Design comm_top, start of the top module:
module comm_top(
  input wire sys_clk,
  input wire sys_clk_rst,
  input wire rst,
  input wire bit_in, 
  output wire bit_out, 
  output wire [7:0] data_trans, 
  output wire [7:0] data_recev 
);
Size: about 21 I/O pins, roughly 8300 sq um of cells after synthesis.
make LEC_CHECK=0 ABC_AREA=1 CAP_MARGIN=20 CORE_MARGIN=2 CORE_UTILIZATION=72 CTS_CLUSTER_DIAMETER=400 CTS_CLUSTER_SIZE=98 SETUP_SLACK_MARGIN=-0.23 SLEW_MARGIN=20 finish   # period 2.33 ns
run.sh (not shown) runs the stock make flow with config.mk's settings and CLKGATE_MAP_FILE=.
The first run finished but fails on setup timing.
Change:
ABC_AREA = default   (was 1)
CORE_UTILIZATION = 32   (was 72)
CTS_CLUSTER_DIAMETER = default   (was 400)
CTS_CLUSTER_SIZE = default   (was 98)
SETUP_SLACK_MARGIN = default   (was -0.23)
clock period = 4.2 ns   (was 2.33 ns; I/O delays follow)
The new run passed the timing, design-rule and antenna checks; sequential power falls by 44%; wire length goes down by about 34%; total power is lower by about 40%; worst setup slack is better by 1200 ps.
Change:
CORE_UTILIZATION = 44   (was 32)
SLEW_MARGIN = 25   (was 20)
clock period = 3.75 ns   (was 4.2 ns; I/O delays follow)
=> The new run finished clean; clock power rises by about 10%; worst setup slack is worse by 130 ps; wire length came out higher by 5.7%.

========
Starting RTL as in the previous note.
==> flow/design.v (excerpt) <==
module comm_top(
  input wire sys_clk,
  input wire sys_clk_rst,
  input wire rst,
  input wire bit_in, 
  output wire bit_out, 
  output wire [7:0] data_trans, 
  output wire [7:0] data_recev 
);
clock: 3.75 ns
lec_check: 0
abc_area: 0
cap_margin: 0
cell_pad_in_sites_global_placement: 0
core_margin: 2
core_utilization: 43
cts_cluster_size: 82
gpl_timing_driven: 0
hold_slack_margin: 0.11
min_routing_layer: met2
setup_slack_margin: -0.36
slew_margin: 30
tns_end_percent: 60
The starting point produced a layout that fails on setup timing.
Change:
ABC_AREA = default   (was 0)
CAP_MARGIN = 20   (was 0)
CELL_PAD_IN_SITES_GLOBAL_PLACEMENT = default   (was 0)
CORE_UTILIZATION = 70   (was 43)
CTS_CLUSTER_SIZE = 36   (was 82)
GPL_TIMING_DRIVEN = default   (was 0)
HOLD_SLACK_MARGIN = default   (was 0.11)
MIN_ROUTING_LAYER = default   (was met2)
SETUP_SLACK_MARGIN = default   (was -0.36)
SLEW_MARGIN = 20   (was 30)
TNS_END_PERCENT = default   (was 60)
clock period = 3.7 ns   (was 3.75 ns; I/O delays follow)
Outcome:
- The changed run passed the timing, design-rule and antenna checks
- worst hold slack got worse by 0.012 ns
- combinational power barely changes
- die size is lower by about 38%
- non-clock buffer count came out lower by 29
- register-to-register slack improved by 0.26 ns
- global-route usage came out higher by 1.6 points
- wire length rises by about 0.7%
- worst setup slack improved by 0.26 ns
Change:
CORE_UTILIZATION = 40   (was 70)
CTS_CLUSTER_SIZE = default   (was 36)
clock period = 10.0 ns   (was 3.7 ns; I/O delays follow)
What happened:
- via count decreases by a few percent
- wire length decreases by a little under a tenth
- sequential power is lower by well over a third
- worst setup slack improves by 5.7 ns
- non-clock buffer count falls by 17
- power fell by well over a third
- clock skew barely changes
Change:
CELL_PAD_IN_SITES_GLOBAL_PLACEMENT = 3   (was default)
CORE_UTILIZATION = 23   (was 40)
CTS_CLUSTER_DIAMETER = 291   (was default)
TNS_END_PERCENT = 85   (was default)
Effect:
- global-route usage came out lower by 4.4 points
- first-iteration DRC count is lower by 20%
- final area grows by 3.3%
- routed wire length is higher by 20%
- setup slack is worse by 0.047 ns
- count of clock-buffer cells in the layout went down by 1
- sequential power is about the same
- power climbs by 5.6%
- combinational power is higher by about 5%
- via count stays flat
Change:
CELL_PAD_IN_SITES_GLOBAL_PLACEMENT = default   (was 3)
CORE_ASPECT_RATIO = 0.5   (was default)
CORE_MARGIN = 5   (was 2)
CORE_UTILIZATION = 59   (was 23)
CTS_CLUSTER_DIAMETER = 324   (was 291)
CTS_CLUSTER_SIZE = 98   (was default)
PLACE_DENSITY = 0.35   (was default)
SLEW_MARGIN = 40   (was 20)
TNS_END_PERCENT = 30   (was 85)
What happened:
- The changed run finished with timing, DRC and antenna clean
- count of clock-buffer cells in the layout falls by 1
- worst setup slack gains 0.14 ns
- die size decreases by 56%
- wire length falls by 18%
- first-iteration DRC count increases by 3.7%
- total power came out lower by 2.2%
- combinational power drops by about 5%
- core utilization rose by 39 points
- sequential power stays flat
- synthesized area does not change
No activity file was given, so power comes from the tool's default toggle rates.
